red:
## conv
module conv (
input [4:0] stride,
input  conv_enable, 
output reg [18:0] address1 , address2, write_address,
output reg end_reach, full_conv_end, dot_sum_end,
input clk,
input reset,
input [9:0] w1 ,h1,w2,h2,
output reg [9:0] width, height
  );
reg [9:0] H1_index_outer , V1_index_outer ;
reg [5:0]	v1_index_inner , h1_index_inner ;
reg dot_sum_start ;
always @ (posedge clk) begin	 
		if (reset) begin
			H1_index_outer = 0;
			V1_index_outer = 0;
			v1_index_inner = 0;
			h1_index_inner = 0;
			address1 = 0;
			address2 = 0;
			write_address = 0;
			end_reach = 0;
			dot_sum_end = 0;
			dot_sum_start = 1;
			full_conv_end = 0;
			width = 0;
			height = 0;
		end
		else if (conv_enable) begin
				if (dot_sum_start) begin
						v1_index_inner = 0;
						h1_index_inner = 0;
						dot_sum_start = 0;
						dot_sum_end =0;
				end	
				if (!full_conv_end) begin
					address1 = address1 + 2'b01;
					h1_index_inner = h1_index_inner + 2'b01 ;
					if (h1_index_inner == w2) begin			 
						v1_index_inner = v1_index_inner + 1;
  ...
For scale: roughly 2900 cells after synthesis, ~110 flip-flops, roughly 130 I/O pins.
==> flow/config.mk <==
export PLATFORM = sky130hd
export DESIGN_NAME = conv
export DESIGN_NICKNAME = conv
export VERILOG_FILES = /design/flow/design.v
export SDC_FILE = /design/flow/constraint.sdc
export NUM_CORES = 4
export LEC_CHECK = 0
export CAP_MARGIN = 15
export CORE_MARGIN = 2
export CORE_UTILIZATION = 72
export CTS_CLUSTER_DIAMETER = 142
export CTS_CLUSTER_SIZE = 38
export SLEW_MARGIN = 20
==> flow/constraint.sdc <==
create_clock -name core_clock -period 5.97 [get_ports {clk}]
set_input_delay 1.1940 -clock core_clock [delete_from_list [all_inputs] [get_ports {clk}]]
set_output_delay 1.1940 -clock core_clock [all_outputs]
set_load 0.01 [all_outputs]
run.sh (not shown) runs the stock make flow with config.mk's settings and CLKGATE_MAP_FILE=.
What ended red was a tool error in clock tree synthesis; the run never finished.
diff inputs: red => blue
# red
export LEC_CHECK = 0
export CAP_MARGIN = 15
export CORE_MARGIN = 2
export CORE_UTILIZATION = 72
export CTS_CLUSTER_DIAMETER = 142
export CTS_CLUSTER_SIZE = 38
export SLEW_MARGIN = 20
create_clock -name core_clock -period 5.97 [get_ports {clk}]
# blue
export LEC_CHECK = 0
export CAP_MARGIN = 20
export CORE_MARGIN = 2
export CORE_UTILIZATION = 58
export SLEW_MARGIN = 20
create_clock -name core_clock -period 5.9 [get_ports {clk}]
Results
- The flow for blue finished, though final verification flagged setup timing.
- Diff red..blue | synthesized cell area | negligible
- Reported for blue and red, count of input and output buffers turned out identical to the last digit.
- Floorplan check, blue vs red: die outline larger in blue
Modified inputs, green compared to blue
# blue
export LEC_CHECK = 0
export CAP_MARGIN = 20
export CORE_MARGIN = 2
export CORE_UTILIZATION = 58
export SLEW_MARGIN = 20
create_clock -name core_clock -period 5.9 [get_ports {clk}]
# green
export LEC_CHECK = 0
export CAP_MARGIN = 20
export CORE_MARGIN = 2
export CORE_UTILIZATION = 72
export PLACE_DENSITY_LB_ADDON = 0.19
export SLEW_MARGIN = 20
create_clock -name core_clock -period 9.6 [get_ports {clk}]
Results
Looking at the reports, green completed the entire flow and the layout it produced met the timing, DRC and antenna checks. Going from blue to green, aggregate global-route resource usage up 7.0 points, worst setup slack up 3270 ps, largest stage delay on the critical path up 150 ps, area after synthesis flat. Going from blue to green, the number of design-rule violations left by the first detailed-router iteration was found to have gone up by about 4.4%. green vs. blue: summed area of non-filler cells in the final layout fell 5000 um2, slew at the pin closest to its max-slew limit now larger, die extent in y -10%. In the tables for green and blue, number of well taps reads higher with blue. green vs blue: pin count of the biggest net entering global routing up by more than 10%.
[inputs] orange vs green
# green
export LEC_CHECK = 0
export CAP_MARGIN = 20
export CORE_MARGIN = 2
export CORE_UTILIZATION = 72
export PLACE_DENSITY_LB_ADDON = 0.19
export SLEW_MARGIN = 20
create_clock -name core_clock -period 9.6 [get_ports {clk}]
# orange
export LEC_CHECK = 0
export CAP_MARGIN = 20
export CORE_MARGIN = 2
export CORE_UTILIZATION = 40
export SLEW_MARGIN = 20
create_clock -name core_clock -period 11.0 [get_ports {clk}]
==> results <==
- Of orange and green, green shows the higher worst slew margin relative to its limit, with orange below it.
- Looking only at wire length, and setting everything else aside, the lower value of orange and green goes to orange.
- Delta (orange minus green): fraction of area in registers increased by 0.35 points relative to the old numbers, count of placed standard cells in the final layout, fillers left out picked up an extra 5.2%.
Input-level comparison between purple and orange:
# orange
export LEC_CHECK = 0
export CAP_MARGIN = 20
export CORE_MARGIN = 2
export CORE_UTILIZATION = 40
export SLEW_MARGIN = 20
create_clock -name core_clock -period 11.0 [get_ports {clk}]
# purple
export LEC_CHECK = 0
export CAP_MARGIN = 20
export CORE_MARGIN = 2
export CORE_UTILIZATION = 52
export SLEW_MARGIN = 20
create_clock -name core_clock -period 10.6 [get_ports {clk}]
The design area was comparable across orange and purple. Diff orange..purple | maximum fanout along the worst path | unchanged. Total power of purple is higher than that of orange. Diff orange -> purple | routed wire length | decrease of 2.1 mm. Relative to orange, leakage dissipation has increased by about 1.2% in purple. NOTE: power share of the clock group in purple falls short of that of orange. The insertion delay of the later-clocked pin in the worst-skew pair in purple sits 20 ps below the value recorded for orange.

Starting RTL as in the previous note.
// conv
module conv (
input [4:0] stride,
input  conv_enable, 
output reg [18:0] address1 , address2, write_address,
output reg end_reach, full_conv_end, dot_sum_end,
input clk,
input reset,
input [9:0] w1 ,h1,w2,h2,
output reg [9:0] width, height
  );
Settings: LEC_CHECK=0, CAP_MARGIN=0, CELL_PAD_IN_SITES_GLOBAL_PLACEMENT=0, CORE_ASPECT_RATIO=1.04, CORE_MARGIN=2, CORE_UTILIZATION=67, CTS_CLUSTER_DIAMETER=25, CTS_CLUSTER_SIZE=59, PLACE_DENSITY=0.57, SLEW_MARGIN=20; clock period 9.06 ns.
The starting point finished with negative setup slack left.
Next try:
Settings changed: CAP_MARGIN 0 to 20, CELL_PAD_IN_SITES_GLOBAL_PLACEMENT 0 to unset, CORE_ASPECT_RATIO 1.04 to unset, CORE_UTILIZATION 67 to 58, CTS_CLUSTER_DIAMETER 25 to unset, CTS_CLUSTER_SIZE 59 to unset, PLACE_DENSITY 0.57 to unset.
Clock period 9.06 ns to 8.5 ns, I/O delays scaled along.
After rerunning:
- The changed run ran to the end with violations: negative setup slack
- critical path depth rises by 1
- via count falls by about 1.8%
- die area rises by about 15%
- worst setup slack degrades by 0.46 ns
- synthesized cell count is unchanged
- synthesized area does not change
- wire length falls by about 2.4%
- flip-flop count is unchanged
- core utilization falls by 8.8 points
- non-clock buffer count rises by 123
- sequential power rises by 7.3%
Next try:
Settings changed: CORE_UTILIZATION 58 to 40.
Clock period 8.5 ns to 5.94 ns, I/O delays scaled along.
What happened: The changed run finished with negative setup slack left. Count of clock-buffer cells in the layout fell by 1. Area after synthesis stays the same. Die size rose by 44%. Critical path depth stays the same. Non-clock buffer count rose by 41. Worst setup slack loses 2.1 ns. Wire length fell by 2.8%. Via count fell by about 4.7%.

The RTL this note starts from:
==> flow/design.v <==
`timescale 1ns / 1ps
module conv (
input [4:0] stride,
input  conv_enable, 
output reg [18:0] address1 , address2, write_address,
output reg end_reach, full_conv_end, dot_sum_end,
input clk,
input reset,
input [9:0] w1 ,h1,w2,h2,
output reg [9:0] width, height
  );
reg [9:0] H1_index_outer , V1_index_outer ;
reg [5:0]	v1_index_inner , h1_index_inner ;
reg dot_sum_start ;
always @ (posedge clk) begin	 
		if (reset) begin
			H1_index_outer = 0;
			V1_index_outer = 0;
			v1_index_inner = 0;
			h1_index_inner = 0;
			address1 = 0;
			address2 = 0;
			write_address = 0;
			end_reach = 0;
			dot_sum_end = 0;
			dot_sum_start = 1;
			full_conv_end = 0;
			width = 0;
			height = 0;
		end
		else if (conv_enable) begin
				if (dot_sum_start) begin
						v1_index_inner = 0;
						h1_index_inner = 0;
						dot_sum_start = 0;
						dot_sum_end =0;
				end	
				if (!full_conv_end) begin
					address1 = address1 + 2'b01;
					h1_index_inner = h1_index_inner + 2'b01 ;
					if (h1_index_inner == w2) begin			 
						v1_index_inner = v1_index_inner + 1;
						h1_index_inner = 6'b0;								
						address1 = (v1_index_inner + V1_index_outer )* w1 + H1_index_outer;
					end	
					if (v1_index_inner == h2) begin			 
						H1_index_outer = H1_index_outer + stride;
						address1 = V1_index_outer * w1 + H1_index_outer ;
						dot_sum_start = 1;
						dot_sum_end =1;
						v1_index_inner = 6'b0;
					end
					if ((H1_index_outer + w2) > w1	) begin		 
						width = H1_index_outer;
						dot_sum_start = 1;
						V1_index_outer = V1_index_outer + stride;
						H1_index_outer = 10'b0000000000;
						address1 = V1_index_outer * w1;
					end
					if (address1 == h1*w1 ) 		full_conv_end = 1;		 
					if ((address1 + 1) == h1*w1 ) 		height = V1_index_outer + 1;
					address2 = v1_index_inner*w2 + h1_index_inner;
					if (dot_sum_start)	write_address	= write_address + 1;
				end
		end
    end
endmodule 
make LEC_CHECK=0 ABC_AREA=1 CAP_MARGIN=20 CORE_ASPECT_RATIO=0.5 CORE_MARGIN=2 CORE_UTILIZATION=66 CTS_CLUSTER_DIAMETER=252 CTS_CLUSTER_SIZE=96 PLACE_DENSITY=0.35 SETUP_SLACK_MARGIN=-0.65 SLEW_MARGIN=20 TNS_END_PERCENT=5 finish   # period 6.58 ns
The starting point produced a layout that fails on negative setup slack.
Rerun with:
Settings changed: ABC_AREA 1 to not set, CORE_ASPECT_RATIO 0.5 to not set, CORE_UTILIZATION 66 to 11, CTS_CLUSTER_DIAMETER 252 to not set, CTS_CLUSTER_SIZE 96 to not set, PLACE_DENSITY 0.35 to not set, SETUP_SLACK_MARGIN -0.65 to not set, TNS_END_PERCENT 5 to not set.
Clock period 6.58 ns to 13.7 ns, I/O delays scaled along.
Effect:
- This time the run produced a clean layout
- sequential power decreases by 53%
- final area decreases by 8.7%
- power decreases by 71%
- clock-buffer cell count decreases by 2
Rerun with:
Settings changed: CORE_UTILIZATION 11 to 40.
Clock period 13.7 ns to 10.6 ns, I/O delays scaled along.
Effect:
- final cell count is lower by about 33%
- final area shrinks by about 5.7%
- via count is higher by about 1.2%
- wire length shrinks by 11%
- non-clock buffer count rose by 116
- global-route usage rose by 17 points
Rerun with:
Settings changed: CTS_CLUSTER_DIAMETER set to 390, CTS_CLUSTER_SIZE set to 98, TNS_END_PERCENT set to 15.
Clock period 10.6 ns to 11.0 ns, I/O delays scaled along.
Effect: The changed run finished with timing, DRC and antenna clean. Design area drops slightly. Synthesized area is unchanged. Sequential power fell by a few percent. Core utilization shrinks by 0.67 points. Worst setup slack improved by 36 ps. Routed wire length falls by a few percent. Worst hold slack is better by 4.0 ps. Cell count shrinks slightly. Die size stays the same.

Setup of v4:
// conv: RTL as listed in full above, without the edits since
Settings: LEC_CHECK=0, CAP_MARGIN=0, CORE_ASPECT_RATIO=1.19, CORE_MARGIN=5, CORE_UTILIZATION=32, CTS_CLUSTER_SIZE=91, GPL_ROUTABILITY_DRIVEN=0, MAX_ROUTING_LAYER=met4, MIN_ROUTING_LAYER=met1, SETUP_SLACK_MARGIN=-0.85, SLEW_MARGIN=20; clock period 16.5 ns.
v4 | stages: all done | timing, DRC, antenna: all pass
> inputs changed (v4 -> v35)
- swapping 0 for 20 in CAP_MARGIN
- clearing GPL_ROUTABILITY_DRIVEN, which used to be 0
- swapping 5 for 2 in CORE_MARGIN
- clearing CORE_ASPECT_RATIO, which used to be 1.19
- swapping 91 for 27 in CTS_CLUSTER_SIZE
- clearing MIN_ROUTING_LAYER, which used to be met1
- clearing SETUP_SLACK_MARGIN, which used to be -0.85
- swapping 32 for 68 in CORE_UTILIZATION
- putting CTS_CLUSTER_DIAMETER at 41 where nothing was set
- swapping 16.5 for 8.8 in the clock period (ns, I/O delays scaled along)
--- outcome ---
v4 closes out successfully: all stages finished, all timing, DRC and antenna checks passed.
v35 terminated abnormally: global routing (5_1_grt) reported ODB-0269.
v4 -> v35: number of clock buffers inserted by TritonCTS delta 0, exact match
In v35, post-placement setup slack is lower than in v4.
From v4 to v35 the numbers moved as follows: share of synthesized area spent on multiplexers essentially unchanged; post-CTS setup-driven buffer insertion count increased 77.
Setup changes, v35 to v51
- CTS_CLUSTER_SIZE: 27 -> unset
- CORE_UTILIZATION: 68 -> 65
- CTS_CLUSTER_DIAMETER: 41 -> unset
### Flow results
Delta (v51 minus v35): cell total after placement now sits higher, quantity of hold-fixing buffers added after cts barely changed. v35 did not finish; the tool stopped in global routing (5_1_grt) with error ODB-0269. v51: flow complete, layout not clean; failing: negative setup slack. When the final numbers for v35 and v51 were put side by side, the routability congestion estimate turned out to be greater in v35. Relative to v35, the area of the chip measured on v51 has increased by a few percent. v51 vs. v35: number of flops mapped to enable cells by yosys held, synthesized cell count held.
For v58, these inputs were changed with respect to v51:
- setting CTS_CLUSTER_SIZE to 98 for the first time
- removing MAX_ROUTING_LAYER (formerly met4)
- setting CTS_CLUSTER_DIAMETER to 389 for the first time
- changing the clock period (ns, I/O delays scaled along) from 8.8 to 11.0
Findings:
- The higher logic gate share of total power of v58 and v51 is in v51.
- Run comparison: v51 highest signal layer in the routed design met4; v58 highest signal layer in the routed design met5
- Taking v51 as the reference, in v58 sequential power decreased about 20%; via count decreased about 11%.
- Compared with v51, v58 ends up with less cell area.
- STATUS run=v58 STAGES=ALL_DONE FINAL_CHECKS=FAILED CAUSE=antenna violations
The following lists how v45 was set up differently from v58:
- changing CTS_CLUSTER_DIAMETER from 389 to 237
- changing CORE_UTILIZATION from 65 to 58
==> comparison <==
v58: flow complete, layout not clean; failing: antenna violations. v45 reached the final stage; the timing, DRC and antenna checks on its layout passed. The top layer reached by signal wires comes out met5 in one run and met4 in the other, namely in v58 and v45 respectively. Start point of the critical path: w2[5] -> v58, stride[0] -> v45. [compare] base=v58 new=v45: clock-buffer cell count decreased by 2 relative to the old numbers, post-detailed-routing wire length now larger, area growth from synthesis to final layout roughly the same, combinational share of power -1.0 points. A standard cell with the maximum stage delay on the critical path of fa_1 is what v45 shows, while or4b_4 belongs to v58.

Starts from the design.v that is shown in full above.
make LEC_CHECK=0 CAP_MARGIN=20 CORE_MARGIN=2 CORE_UTILIZATION=72 CTS_CLUSTER_DIAMETER=294 CTS_CLUSTER_SIZE=97 HOLD_SLACK_MARGIN=0.29 PLACE_DENSITY=0.42 SETUP_SLACK_MARGIN=-0.56 SLEW_MARGIN=20 TNS_END_PERCENT=30 finish   # period 6.1 ns
The baseline did not get past 5_1_grt.
Edit:
Settings changed: HOLD_SLACK_MARGIN 0.29 to not set, SETUP_SLACK_MARGIN -0.56 to not set.
=>
- Now the flow died in 4_1_cts, error DPL-0033
- synthesized area stays the same
- die size does not change
- synthesized cell count is unchanged

Setup of v47:
RTL: the design.v shown in full above, as it stands there.
clock: 11.0 ns
lec_check: 0
cap_margin: 20
core_aspect_ratio: 0.5
core_margin: 2
core_utilization: 40
cts_cluster_diameter: 388
cts_cluster_size: 98
slew_margin: 20
v47 completed; timing, DRC and antenna clean
The following lists how v55 was set up differently from v47:
Settings: CORE_ASPECT_RATIO: 0.5 -> unset; CORE_UTILIZATION: 40 -> 58; CTS_CLUSTER_SIZE: 98 -> unset; CTS_CLUSTER_DIAMETER: 388 -> unset; the clock period (ns, I/O delays scaled along): 11.0 -> 8.79.
==> comparison <==
- From v47 to v55, maximum clock insertion buffer count did not move at all.
- v55 gives less setup slack of the critical path after layout than v47 did.
- Compared with v47, v55 shows met3 track demand over resource in global routing higher by 4.5 points.
- v55 -> stages 100% | layout checks FAIL | setup timing
- Compared with v47, v55 is hungrier on power.
- Startpoint of the most critical setup path: stride[0] -> v47, w2[5] -> v55
- Worst voltage drop across the vdd grid: v55 vs v47 up 0.072 mV
- The lower post-route clock period utilization came out of v47.
Edits applied to the flow inputs when going from v55 to v16:
Settings: putting CTS_CLUSTER_SIZE at 96 where nothing was set; swapping 58 for 64 in CORE_UTILIZATION; putting PLACE_DENSITY at 0.35 where nothing was set; swapping 8.79 for 6.58 in the clock period (ns, I/O delays scaled along).
v16 finished every stage; the final checks, however, were not passed, the failures being setup timing. As far as number of synthesized flops with an enable pin goes, v55 and v16 are indistinguishable; the numbers are identical. v16: total number of nets in the final design 3.0% above v55. Delta (v16 minus v55): half-perimeter wire length after placement increased about 2.5%; relative max-transition margin decreased 3.4 points; power increased about 44%; weighted congestion reported at the end of routability-driven placement increased 0.092; critical path depth decreased about 2.5%. On setup clock skew after layout, v16 and v55 are neck and neck.
--- input diff v16..v38 ---
Settings: CTS_CLUSTER_DIAMETER newly set to 252; CORE_ASPECT_RATIO newly set to 0.5; ABC_AREA newly set to 1.
Notes after the runs:
- v38: all stages done; final checks FAILED (setup timing).
- v38 vs v16, topmost layer with routed signal wires: met5 vs met4
- Summary of v38 over v16: setup violation total in the final timing report saw an increase; flip-flop and latch area saw little to no change; via count saw an increase; cell total after placement saw an increase.
- Area growth from synthesis to final layout came out higher on v38 than on v16.
- Share of synthesized cell area in full adder, half adder and majority cells (lower): v38
The following lists how v24 was set up differently from v38:
Settings: a change of CORE_UTILIZATION from 64 to 72; a deleted ABC_AREA that had been 1; a deleted PLACE_DENSITY that had been 0.35; a change of CTS_CLUSTER_DIAMETER from 252 to 327; a deleted CORE_ASPECT_RATIO that had been 0.5; a change of the clock period (ns, I/O delays scaled along) from 6.58 to 9.5.
[summary]
The flow completed for v24, but it is not clean: the layout still shows setup timing. v24 vs. v38: count of placed standard cells including taps went down by 980. Taking v38 as the reference, in v24 per-instance average area after synthesis shows an increase of about 17%; number of optimization iterations in the first detailed-route pass shows a reduction of 3; total wire length shows a reduction of 24%; overall power shows a reduction of 56%. v38 reports its top metal layer carrying routed signals as met5 while v24 reports met4. In v24, the yosys stat chip area came out 560 um2 below the value in v38. For chip footprint, dividing the value from v24 by the value from v38 gives 0.869. v24 ended up with a lower share of the clock period used by the worst path after layout than v38 did. Looking at library cell contributing the largest single delay on the critical path, the sky130_fd_sc_hd__or4_4 result is from v24; the sky130_fd_sc_hd__o21ai_0 one comes from v38.
Power and IR drop assume default switching activity.
